## sort_top
module sort_top (
  input             clk,
  input      [31:0] a, b, c, d, e, f,
  output reg [31:0] m, n, o, p, q, r
);
  reg  [31:0] a_q, b_q, c_q, d_q, e_q, f_q;
  wire [31:0] m_w, n_w, o_w, p_w, q_w, r_w;
  always @(posedge clk) begin
    a_q <= a; b_q <= b; c_q <= c; d_q <= d; e_q <= e; f_q <= f;
    m <= m_w; n <= n_w; o <= o_w; p <= p_w; q <= q_w; r <= r_w;
  end
  sort u_sort (
    .a(a_q), .b(b_q), .c(c_q), .d(d_q), .e(e_q), .f(f_q),
    .m(m_w), .n(n_w), .o(o_w), .p(p_w), .q(q_w), .r(r_w)
  );
endmodule
clock: 29.1 ns
lec_check: 0
abc_area: 1
cap_margin: 20
cell_pad_in_sites_detail_placement: 2
core_aspect_ratio: 0.59
core_margin: 3
core_utilization: 31
cts_cluster_size: 46
gpl_routability_driven: 0
gpl_timing_driven: 0
max_routing_layer: met5
place_density: 0.54
setup_slack_margin: 5.0
slew_margin: 20
run.sh (not shown) runs the stock make flow with config.mk's settings and CLKGATE_MAP_FILE=.
The baseline stopped in detailed placement, error DPL-0033.
Next try:
- ABC_AREA: 1 -> unset
- CELL_PAD_IN_SITES_DETAIL_PLACEMENT: 2 -> unset
- CORE_ASPECT_RATIO: 0.59 -> unset
- CORE_MARGIN: 3 -> 2
- CORE_UTILIZATION: 31 -> 57
- CTS_CLUSTER_SIZE: 46 -> unset
- GPL_ROUTABILITY_DRIVEN: 0 -> unset
- GPL_TIMING_DRIVEN: 0 -> unset
- MAX_ROUTING_LAYER: met5 -> unset
- PLACE_DENSITY: 0.54 -> unset
- SLEW_MARGIN: 20 -> 0
- TNS_END_PERCENT: unset -> 5
- clock period: 29.1 -> 49.0 ns (I/O delays scaled with it)
The new run died in global routing.
Synthesized cell count goes down by 7.0%.
Die area goes down by 43%.
Area after synthesis goes up by 5.7%.
Next try:
- CORE_UTILIZATION: 57 -> 64
- SETUP_SLACK_MARGIN: 5.0 -> 3.56
- SLEW_MARGIN: 0 -> 20
- clock period: 49.0 -> 18.7 ns (I/O delays scaled with it)
After rerunning: With this change the flow did not get past detailed placement. Die area shrinks by 11%. Synthesized cell count does not change. Synthesized area stays the same.
Next try:
- CORE_UTILIZATION: 64 -> 40
- SETUP_SLACK_MARGIN: 3.56 -> unset
- TNS_END_PERCENT: 5 -> unset
- clock period: 18.7 -> 44.0 ns (I/O delays scaled with it)
Outcome: This time the run produced a clean layout; synthesized cell count is unchanged; die size climbs by well over a third; area after synthesis does not change.

---

sort_top again, from the RTL that the note above started with.
// sort_top
module sort_top (
  input             clk,
  input      [31:0] a, b, c, d, e, f,
  output reg [31:0] m, n, o, p, q, r
);
  reg  [31:0] a_q, b_q, c_q, d_q, e_q, f_q;
  wire [31:0] m_w, n_w, o_w, p_w, q_w, r_w;
  always @(posedge clk) begin
    a_q <= a; b_q <= b; c_q <= c; d_q <= d; e_q <= e; f_q <= f;
    m <= m_w; n <= n_w; o <= o_w; p <= p_w; q <= q_w; r <= r_w;
  end
  sort u_sort (
    .a(a_q), .b(b_q), .c(c_q), .d(d_q), .e(e_q), .f(f_q),
    .m(m_w), .n(n_w), .o(o_w), .p(p_w), .q(q_w), .r(r_w)
  );
endmodule
Settings: LEC_CHECK=0, ABC_AREA=1, CAP_MARGIN=20, CORE_MARGIN=2, CORE_UTILIZATION=72, CTS_CLUSTER_DIAMETER=394, CTS_CLUSTER_SIZE=98, PLACE_DENSITY=0.43, SETUP_SLACK_MARGIN=1.11, SLEW_MARGIN=20, TNS_END_PERCENT=15; clock period 19.7 ns.
The baseline did not get past detailed placement (3_5_place_dp), error DPL-0038.
Rerun with:
- ABC_AREA: 1 -> unset
- CORE_UTILIZATION: 72 -> 57
- CTS_CLUSTER_DIAMETER: 394 -> unset
- CTS_CLUSTER_SIZE: 98 -> unset
- PLACE_DENSITY: 0.43 -> unset
- SETUP_SLACK_MARGIN: 1.11 -> unset
- TNS_END_PERCENT: 15 -> unset
- clock period: 19.7 -> 23.8 ns (I/O delays scaled with it)
After rerunning:
- This time the run failed in clock tree synthesis (4_1_cts) on DPL-0033
- synthesized area grows by a few percent
- die area increases by a quarter to a third
- synthesized cell count came out lower by a few percent
Rerun with:
- CORE_UTILIZATION: 57 -> 40
- clock period: 23.8 -> 42.8 ns (I/O delays scaled with it)
Effect:
- The new run finished with timing, DRC and antenna clean
- synthesized area stays the same
- die area came out higher by 42%
- synthesized cell count stays the same
Rerun with:
- CORE_UTILIZATION: 40 -> 57
- SETUP_SLACK_MARGIN: unset -> -2.0
- clock period: 42.8 -> 38.2 ns (I/O delays scaled with it)
What happened: With this change the flow failed in global routing (5_1_grt). Synthesized area is unchanged. Synthesized cell count does not change. Die size is lower by 30%.

---

Setup of exp/nickel:
sort_top again, from the RTL that the note above started with.
make LEC_CHECK=0 CAP_MARGIN=20 CORE_MARGIN=2 CORE_UTILIZATION=57 HOLD_SLACK_MARGIN=-0.1 MAX_ROUTING_LAYER=met4 SETUP_SLACK_MARGIN=-0.25 SLEW_MARGIN=20 TNS_END_PERCENT=100 finish   # period 39.4 ns
Seen in the log of exp/nickel: GRT-0116 during 5_1_grt, after which the run never completed.
diff inputs: exp/nickel => exp/maple
# exp/nickel
export LEC_CHECK = 0
export CAP_MARGIN = 20
export CORE_MARGIN = 2
export CORE_UTILIZATION = 57
export HOLD_SLACK_MARGIN = -0.1
export MAX_ROUTING_LAYER = met4
export SETUP_SLACK_MARGIN = -0.25
export SLEW_MARGIN = 20
export TNS_END_PERCENT = 100
create_clock -name core_clock -period 39.4 [get_ports {clk}]
# exp/maple
export LEC_CHECK = 0
export CAP_MARGIN = 20
export CORE_MARGIN = 2
export CORE_UTILIZATION = 58
export SLEW_MARGIN = 20
create_clock -name core_clock -period 18.7 [get_ports {clk}]
Results
- Compared with exp/nickel, exp/maple shows horizontal die size that has gone down slightly.
- exp/maple and exp/nickel ended up with nearly the same number of ports placed on the die boundary.
- There was hardly any difference in synthesized netlist cell count between exp/nickel and exp/maple.
- The placed wire-length estimate reported for exp/maple is greater than that of exp/nickel by about 18%.
- exp/maple: aborted in 4_1_cts (tool error)
- Re worst setup slack before clock tree synthesis: exp/maple and exp/nickel aren't equal, and the lower value belongs to exp/maple.
- Max floorplan utilization across exp/maple and exp/nickel: exp/maple
- Row die extent in y: exp/maple lower / exp/nickel higher
- Compared with exp/nickel, exp/maple shows a lower die size.
- NOTE: cell area after placement in exp/maple exceeds that of exp/nickel
Modified inputs, exp/ember compared to exp/maple
# exp/maple
export LEC_CHECK = 0
export CAP_MARGIN = 20
export CORE_MARGIN = 2
export CORE_UTILIZATION = 58
export SLEW_MARGIN = 20
create_clock -name core_clock -period 18.7 [get_ports {clk}]
# exp/ember
export LEC_CHECK = 0
export CAP_MARGIN = 20
export CORE_MARGIN = 2
export CORE_UTILIZATION = 57
export SETUP_SLACK_MARGIN = -2.0
export SLEW_MARGIN = 20
create_clock -name core_clock -period 38.3 [get_ports {clk}]
--- outcome ---
- Run status, exp/ember: aborted in 5_1_grt, error GRT-0116
- Diff exp/ember..exp/maple | summed standard-cell area reported by yosys | unchanged
- exp/ember against exp/maple: sequential element share of the synthesized area neither gained nor lost much; die area went up 1.7%.
diff inputs: exp/ember => exp/quartz
# exp/ember
export LEC_CHECK = 0
export CAP_MARGIN = 20
export CORE_MARGIN = 2
export CORE_UTILIZATION = 57
export SETUP_SLACK_MARGIN = -2.0
export SLEW_MARGIN = 20
create_clock -name core_clock -period 38.3 [get_ports {clk}]
# exp/quartz
export LEC_CHECK = 0
export ABC_AREA = 1
export CAP_MARGIN = 20
export CELL_PAD_IN_SITES_DETAIL_PLACEMENT = 2
export CORE_MARGIN = 6
export CORE_UTILIZATION = 40
export SLEW_MARGIN = 20
create_clock -name core_clock -period 44.0 [get_ports {clk}]
Results
- The log for exp/quartz ends in 3_5_place_dp with error DPL-0033, so the run never completed.
- As of exp/quartz, last weighted congestion value of the routability-driven placer had fallen by more than 10% compared to exp/ember.
- Height of the die in exp/quartz is about 19% higher than in exp/ember
- Going from exp/ember to exp/quartz, number of nets in the synthesized netlist grows by about 6.5%.
- NOTE gate count after technology mapping exp/ember->exp/quartz increased by a little under 10%
- Summary of exp/quartz over exp/ember: post-synthesis simple-gate area fraction grew by 8.8 points, synthesized area has decreased, die outline width now sits higher, number of port buffers ~0 delta, aoi/oai-family share of the synthesized area moved down.
- Per the comparison of exp/quartz with exp/ember, chip area estimate from yosys synthesis fell 2800 um2; row count rose 16%.
